==> inputs of run a <==
==> flow/design.v <==
module coeff_selector #(
    parameter TAP_WIDTH      = 32,
    parameter FF_TAP_COUNT   = 4,
    parameter FB_TAP_COUNT   = 3,
    parameter NUM_LP_FILTERS   = 20
)
(
    input  logic [8:0]           filter_index,   
    output logic [FF_TAP_COUNT*TAP_WIDTH-1:0]   B_flat,        
    output logic [FB_TAP_COUNT*TAP_WIDTH-1:0]   A_flat         
);
    logic signed [TAP_WIDTH-1:0] mem [0:NUM_LP_FILTERS*2*FF_TAP_COUNT-1];
    initial begin
        mem[0*8+0*4+0] = 2;
        mem[0*8+0*4+1] = 6;
        mem[0*8+0*4+2] = 6;
        mem[0*8+0*4+3] = 2;
        mem[0*8+1*4+0] = -22432;
        mem[0*8+1*4+1] = 20560;
        mem[0*8+1*4+2] = -6303;
        mem[0*8+1*4+3] = 0;
        mem[1*8+0*4+0] = 14;
        mem[1*8+0*4+1] = 43;
        mem[1*8+0*4+2] = 43;
        mem[1*8+0*4+3] = 14;
        mem[1*8+1*4+0] = -20298;
        mem[1*8+1*4+1] = 17066;
        mem[1*8+1*4+2] = -4845;
        mem[1*8+1*4+3] = 0;
        mem[2*8+0*4+0] = 43;
        mem[2*8+0*4+1] = 130;
        mem[2*8+0*4+2] = 130;
        mem[2*8+0*4+3] = 43;
        mem[2*8+1*4+0] = -18179;
        mem[2*8+1*4+1] = 14050;
        mem[2*8+1*4+2] = -3715;
        mem[2*8+1*4+3] = 0;
        mem[3*8+0*4+0] = 92;
        mem[3*8+0*4+1] = 278;
        mem[3*8+0*4+2] = 278;
        mem[3*8+0*4+3] = 92;
        mem[3*8+1*4+0] = -16080;
        mem[3*8+1*4+1] = 11468;
        mem[3*8+1*4+2] = -2837;
        mem[3*8+1*4+3] = 0;
        mem[4*8+0*4+0] = 164;
        mem[4*8+0*4+1] = 493;
        mem[4*8+0*4+2] = 493;
        mem[4*8+0*4+3] = 164;
        mem[4*8+1*4+0] = -14004;
        mem[4*8+1*4+1] = 9282;
        mem[4*8+1*4+2] = -2154;
        mem[4*8+1*4+3] = 0;
        mem[5*8+0*4+0] = 259;
        mem[5*8+0*4+1] = 778;
        mem[5*8+0*4+2] = 778;
        mem[5*8+0*4+3] = 259;
        mem[5*8+1*4+0] = -11952;
        mem[5*8+1*4+1] = 7457;
        mem[5*8+1*4+2] = -1620;
        mem[5*8+1*4+3] = 0;
        mem[6*8+0*4+0] = 378;
        mem[6*8+0*4+1] = 1136;
        mem[6*8+0*4+2] = 1136;
        mem[6*8+0*4+3] = 378;
        mem[6*8+1*4+0] = -9922;
        mem[6*8+1*4+1] = 5962;
        mem[6*8+1*4+2] = -1201;
        mem[6*8+1*4+3] = 0;
        mem[7*8+0*4+0] = 523;
        mem[7*8+0*4+1] = 1569;
        mem[7*8+0*4+2] = 1569;
        mem[7*8+0*4+3] = 523;
        mem[7*8+1*4+0] = -7911;
        mem[7*8+1*4+1] = 4773;
        mem[7*8+1*4+2] = -868;
        mem[7*8+1*4+3] = 0;
        mem[8*8+0*4+0] = 692;
        mem[8*8+0*4+1] = 2078;
        mem[8*8+0*4+2] = 2078;
        mem[8*8+0*4+3] = 692;
        mem[8*8+1*4+0] = -5918;
        mem[8*8+1*4+1] = 3868;
        mem[8*8+1*4+2] = -599;
        mem[8*8+1*4+3] = 0;
        mem[9*8+0*4+0] = 888;
        mem[9*8+0*4+1] = 2666;
        mem[9*8+0*4+2] = 2666;
        mem[9*8+0*4+3] = 888;
        mem[9*8+1*4+0] = -3937;
        mem[9*8+1*4+1] = 3232;
        mem[9*8+1*4+2] = -376;
        mem[9*8+1*4+3] = 0;
        mem[10*8+0*4+0] = 1112;
        mem[10*8+0*4+1] = 3337;
        mem[10*8+0*4+2] = 3337;
        mem[10*8+0*4+3] = 1112;
        mem[10*8+1*4+0] = -1966;
        mem[10*8+1*4+1] = 2855;
        mem[10*8+1*4+2] = -181;
        mem[10*8+1*4+3] = 0;
        mem[11*8+0*4+0] = 1365;
        mem[11*8+0*4+1] = 4095;
        mem[11*8+0*4+2] = 4095;
        mem[11*8+0*4+3] = 1365;
        mem[11*8+1*4+0] = -0;
        mem[11*8+1*4+1] = 2730;
        mem[11*8+1*4+2] = -0;
        mem[11*8+1*4+3] = 0;
        mem[12*8+0*4+0] = 1649;
        mem[12*8+0*4+1] = 4948;
        mem[12*8+0*4+2] = 4948;
        mem[12*8+0*4+3] = 1649;
        mem[12*8+1*4+0] = 1966;
        mem[12*8+1*4+1] = 2855;
        mem[12*8+1*4+2] = 181;
        mem[12*8+1*4+3] = 0;
        mem[13*8+0*4+0] = 1967;
        mem[13*8+0*4+1] = 5901;
        mem[13*8+0*4+2] = 5901;
        mem[13*8+0*4+3] = 1967;
        mem[13*8+1*4+0] = 3937;
        mem[13*8+1*4+1] = 3232;
        mem[13*8+1*4+2] = 376;
        mem[13*8+1*4+3] = 0;
        mem[14*8+0*4+0] = 2322;
        mem[14*8+0*4+1] = 6966;
        mem[14*8+0*4+2] = 6966;
        mem[14*8+0*4+3] = 2322;
        mem[14*8+1*4+0] = 5918;
        mem[14*8+1*4+1] = 3868;
        mem[14*8+1*4+2] = 599;
        mem[14*8+1*4+3] = 0;
        mem[15*8+0*4+0] = 2718;
        mem[15*8+0*4+1] = 8154;
        mem[15*8+0*4+2] = 8154;
        mem[15*8+0*4+3] = 2718;
        mem[15*8+1*4+0] = 7911;
        mem[15*8+1*4+1] = 4773;
        mem[15*8+1*4+2] = 868;
        mem[15*8+1*4+3] = 0;
        mem[16*8+0*4+0] = 3159;
        mem[16*8+0*4+1] = 9479;
        mem[16*8+0*4+2] = 9479;
        mem[16*8+0*4+3] = 3159;
        mem[16*8+1*4+0] = 9922;
        mem[16*8+1*4+1] = 5962;
        mem[16*8+1*4+2] = 1201;
        mem[16*8+1*4+3] = 0;
        mem[17*8+0*4+0] = 3652;
        mem[17*8+0*4+1] = 10958;
        mem[17*8+0*4+2] = 10958;
        mem[17*8+0*4+3] = 3652;
        mem[17*8+1*4+0] = 11952;
        mem[17*8+1*4+1] = 7457;
        mem[17*8+1*4+2] = 1620;
        mem[17*8+1*4+3] = 0;
        mem[18*8+0*4+0] = 4204;
        mem[18*8+0*4+1] = 12612;
        mem[18*8+0*4+2] = 12612;
        mem[18*8+0*4+3] = 4204;
        mem[18*8+1*4+0] = 14004;
        mem[18*8+1*4+1] = 9282;
        mem[18*8+1*4+2] = 2154;
        mem[18*8+1*4+3] = 0;
        mem[19*8+0*4+0] = 4822;
        mem[19*8+0*4+1] = 14467;
        mem[19*8+0*4+2] = 14467;
        mem[19*8+0*4+3] = 4822;
        mem[19*8+1*4+0] = 16080;
        mem[19*8+1*4+1] = 11468;
        mem[19*8+1*4+2] = 2837;
        mem[19*8+1*4+3] = 0;
    end
    always_comb begin
        B_flat = '0;
        A_flat = '0;
        if (filter_index < NUM_LP_FILTERS) begin
            B_flat[0*TAP_WIDTH +: TAP_WIDTH] = mem[filter_index*8+0*4+0];
            B_flat[1*TAP_WIDTH +: TAP_WIDTH] = mem[filter_index*8+0*4+1];
            B_flat[2*TAP_WIDTH +: TAP_WIDTH] = mem[filter_index*8+0*4+2];
            B_flat[3*TAP_WIDTH +: TAP_WIDTH] = mem[filter_index*8+0*4+3];
            A_flat[0*TAP_WIDTH +: TAP_WIDTH] = mem[filter_index*8+1*4+0];
            A_flat[1*TAP_WIDTH +: TAP_WIDTH] = mem[filter_index*8+1*4+1];
            A_flat[2*TAP_WIDTH +: TAP_WIDTH] = mem[filter_index*8+1*4+2];
        end
    end
endmodule
module iir_filter 
#(
    parameter DATA_IN_WIDTH  = 16,
    parameter DATA_OUT_WIDTH = 32,
    parameter TAP_WIDTH      = 16,
    parameter FF_TAP_COUNT   = 4,
    parameter FB_TAP_COUNT   = 3
)
(
    input  wire                               clk,
    input  wire                               reset_n,
    input  wire   signed [DATA_IN_WIDTH-1:0]  data_in,
    output wire    signed [DATA_OUT_WIDTH-1:0] data_out,
    input  wire   [FF_TAP_COUNT*TAP_WIDTH-1:0] B_flat,
    input  wire   [FB_TAP_COUNT*TAP_WIDTH-1:0] A_flat
);
    reg signed [DATA_IN_WIDTH-1:0] x_delay [0:FF_TAP_COUNT-2];
    reg signed [DATA_OUT_WIDTH-1:0] y_delay [0:FF_TAP_COUNT-2];
    wire signed [DATA_OUT_WIDTH-1:0] w_product_a [0:FB_TAP_COUNT-1];
    wire signed [DATA_OUT_WIDTH-1:0] w_product_b [0:FF_TAP_COUNT-1];
    integer i, j;
    wire signed [DATA_OUT_WIDTH-1:0] sum;
    reg signed [DATA_IN_WIDTH-1:0] r_x;
    reg signed [DATA_OUT_WIDTH-1:0] data_out_reg;
    wire signed [TAP_WIDTH-1:0] B [0:FF_TAP_COUNT-1] ;
    wire signed [TAP_WIDTH-1:0] A [0:FB_TAP_COUNT-1] ;
    generate
        genvar k;
        for (k = 0; k < FF_TAP_COUNT; k = k + 1) begin : b_unpack
            assign B[k] = B_flat[k*TAP_WIDTH +: TAP_WIDTH];
        end
        for (k = 0; k < FB_TAP_COUNT; k = k + 1) begin : a_unpack
            assign A[k] = A_flat[k*TAP_WIDTH +: TAP_WIDTH];
        end
    endgenerate
    always @(posedge clk or negedge reset_n) begin
        if (!reset_n) begin
            for (i = 0; i < FF_TAP_COUNT-1; i = i + 1)
                x_delay[i] <= 0;
            for (j = 0; j < FF_TAP_COUNT-1; j = j + 1)
                y_delay[j] <= 0;
            r_x <= 0;
            data_out_reg <= 0;
        end else begin
            r_x <= data_in;
            for (i = 1; i < FF_TAP_COUNT-1; i = i + 1)
                x_delay[i] <= x_delay[i-1];
            x_delay[0] <= r_x;
            for (j = 1; j < FF_TAP_COUNT-1; j = j + 1)
                y_delay[j] <= y_delay[j-1];
            y_delay[0] <= sum >>> TAP_WIDTH-3;
            data_out_reg <= sum >>> TAP_WIDTH-3;
        end
    end
    generate
		 genvar o;
		 for (o = 0; o < FB_TAP_COUNT; o = o + 1) begin : a_loop
		 assign w_product_a[o] = (-(A[o]) * y_delay[o]);
		 end
    endgenerate
    generate
		 genvar c;
		 for (c = 1; c < FF_TAP_COUNT; c = c + 1) begin : b_loop
		 assign w_product_b[c] = B[c] * x_delay[c-1];
		 end
    endgenerate
    assign w_product_b[0] = B[0] * r_x;
    wire signed [DATA_OUT_WIDTH-1:0] sum_a = w_product_a[0]+w_product_a[1]+w_product_a[2];
    wire signed [DATA_OUT_WIDTH-1:0] sum_b = w_product_b[0]+w_product_b[1]+w_product_b[2]+w_product_b[3];
    assign sum = sum_a + sum_b;
    assign data_out = data_out_reg;
endmodule
module iir_variable_filter
#(
    parameter DATA_IN_WIDTH  = 16,
    parameter DATA_OUT_WIDTH = 32,
    parameter TAP_WIDTH      = 16,
    parameter FF_TAP_COUNT   = 4,
    parameter FB_TAP_COUNT   = 3,
    parameter NUM_LP_FILTERS = 20
)
(
    input  wire                               clk,
    input  wire                               reset_n,
    input  wire        [8:0]                  filter_index,
    input  wire signed [DATA_IN_WIDTH-1:0]    data_in,
    output wire signed [DATA_OUT_WIDTH-1:0]   data_out
);
    wire [FF_TAP_COUNT*TAP_WIDTH-1:0] B_flat;
    wire [FB_TAP_COUNT*TAP_WIDTH-1:0] A_flat;
    coeff_selector #(
        .TAP_WIDTH(TAP_WIDTH),
        .FF_TAP_COUNT(FF_TAP_COUNT),
        .FB_TAP_COUNT(FB_TAP_COUNT),
        .NUM_LP_FILTERS(NUM_LP_FILTERS)
    ) coeff_sel (
        .filter_index(filter_index),
        .B_flat(B_flat),
        .A_flat(A_flat)
    );
    iir_filter #(
        .DATA_IN_WIDTH(DATA_IN_WIDTH),
        .DATA_OUT_WIDTH(DATA_OUT_WIDTH),
        .TAP_WIDTH(TAP_WIDTH),
        .FF_TAP_COUNT(FF_TAP_COUNT),
        .FB_TAP_COUNT(FB_TAP_COUNT)
    ) IIR (
        .clk(clk),
        .reset_n(reset_n),
        .data_in(data_in),
        .data_out(data_out),
        .B_flat(B_flat),
        .A_flat(A_flat)
    );
endmodule
==> flow/run.sh <==
#!/bin/bash
# the make line also repeats each setting of config.mk as NAME=value (left out here)
make -C /OpenROAD-flow-scripts/flow DESIGN_CONFIG=/design/flow/config.mk WORK_HOME=/design/flow/orfs CLKGATE_MAP_FILE= finish
==> flow/config.mk <==
export PLATFORM = sky130hd
export DESIGN_NAME = iir_variable_filter
export DESIGN_NICKNAME = iir_variable_filter
export VERILOG_FILES = /design/flow/design.v
export SDC_FILE = /design/flow/constraint.sdc
export NUM_CORES = 4
export LEC_CHECK = 0
export ABC_AREA = 1
export CAP_MARGIN = 10
export CORE_MARGIN = 2
export CORE_UTILIZATION = 72
export CTS_CLUSTER_DIAMETER = 400
export CTS_CLUSTER_SIZE = 10
export SLEW_MARGIN = 20
export TNS_END_PERCENT = 10
==> flow/constraint.sdc <==
create_clock -name core_clock -period 8.34 [get_ports {clk}]
set_input_delay 1.6680 -clock core_clock [delete_from_list [all_inputs] [get_ports {clk}]]
set_output_delay 1.6680 -clock core_clock [all_outputs]
set_load 0.01 [all_outputs]
==> run b (differences from run a) <==
==> flow/config.mk (replaced) <==
export PLATFORM = sky130hd
export DESIGN_NAME = iir_variable_filter
export DESIGN_NICKNAME = iir_variable_filter
export VERILOG_FILES = /design/flow/design.v
export SDC_FILE = /design/flow/constraint.sdc
export NUM_CORES = 4
export LEC_CHECK = 0
export CAP_MARGIN = 20
export CORE_MARGIN = 2
export CORE_UTILIZATION = 66
export SETUP_SLACK_MARGIN = 2.33
export SLEW_MARGIN = 20
==> flow/constraint.sdc (replaced) <==
create_clock -name core_clock -period 12.9 [get_ports {clk}]
set_input_delay 2.5800 -clock core_clock [delete_from_list [all_inputs] [get_ports {clk}]]
set_output_delay 2.5800 -clock core_clock [all_outputs]
set_load 0.01 [all_outputs]
==> notes <==
Run b ran to the end with violations: setup timing. Run a produced a layout that fails on setup timing.
Of run a and run b, run a has the higher worst hold slack (gap 0.023 ns).
Between run b and run a, the lower wire length is in run b (gap 17%, measured against run a).
Between run a and run b, the lower critical path depth is in run b (gap 11).
In run a the synthesized cell count is larger than in run b, by 7.3%.
Of run a and run b, run a has the higher clock-buffer cell count (gap 2).
In run b the core utilization is lower than in run a, by 9.3 points.
In run a the cell count is higher than in run b, by 9.3%.
Non-clock buffer count: run b is lower than run a (393).
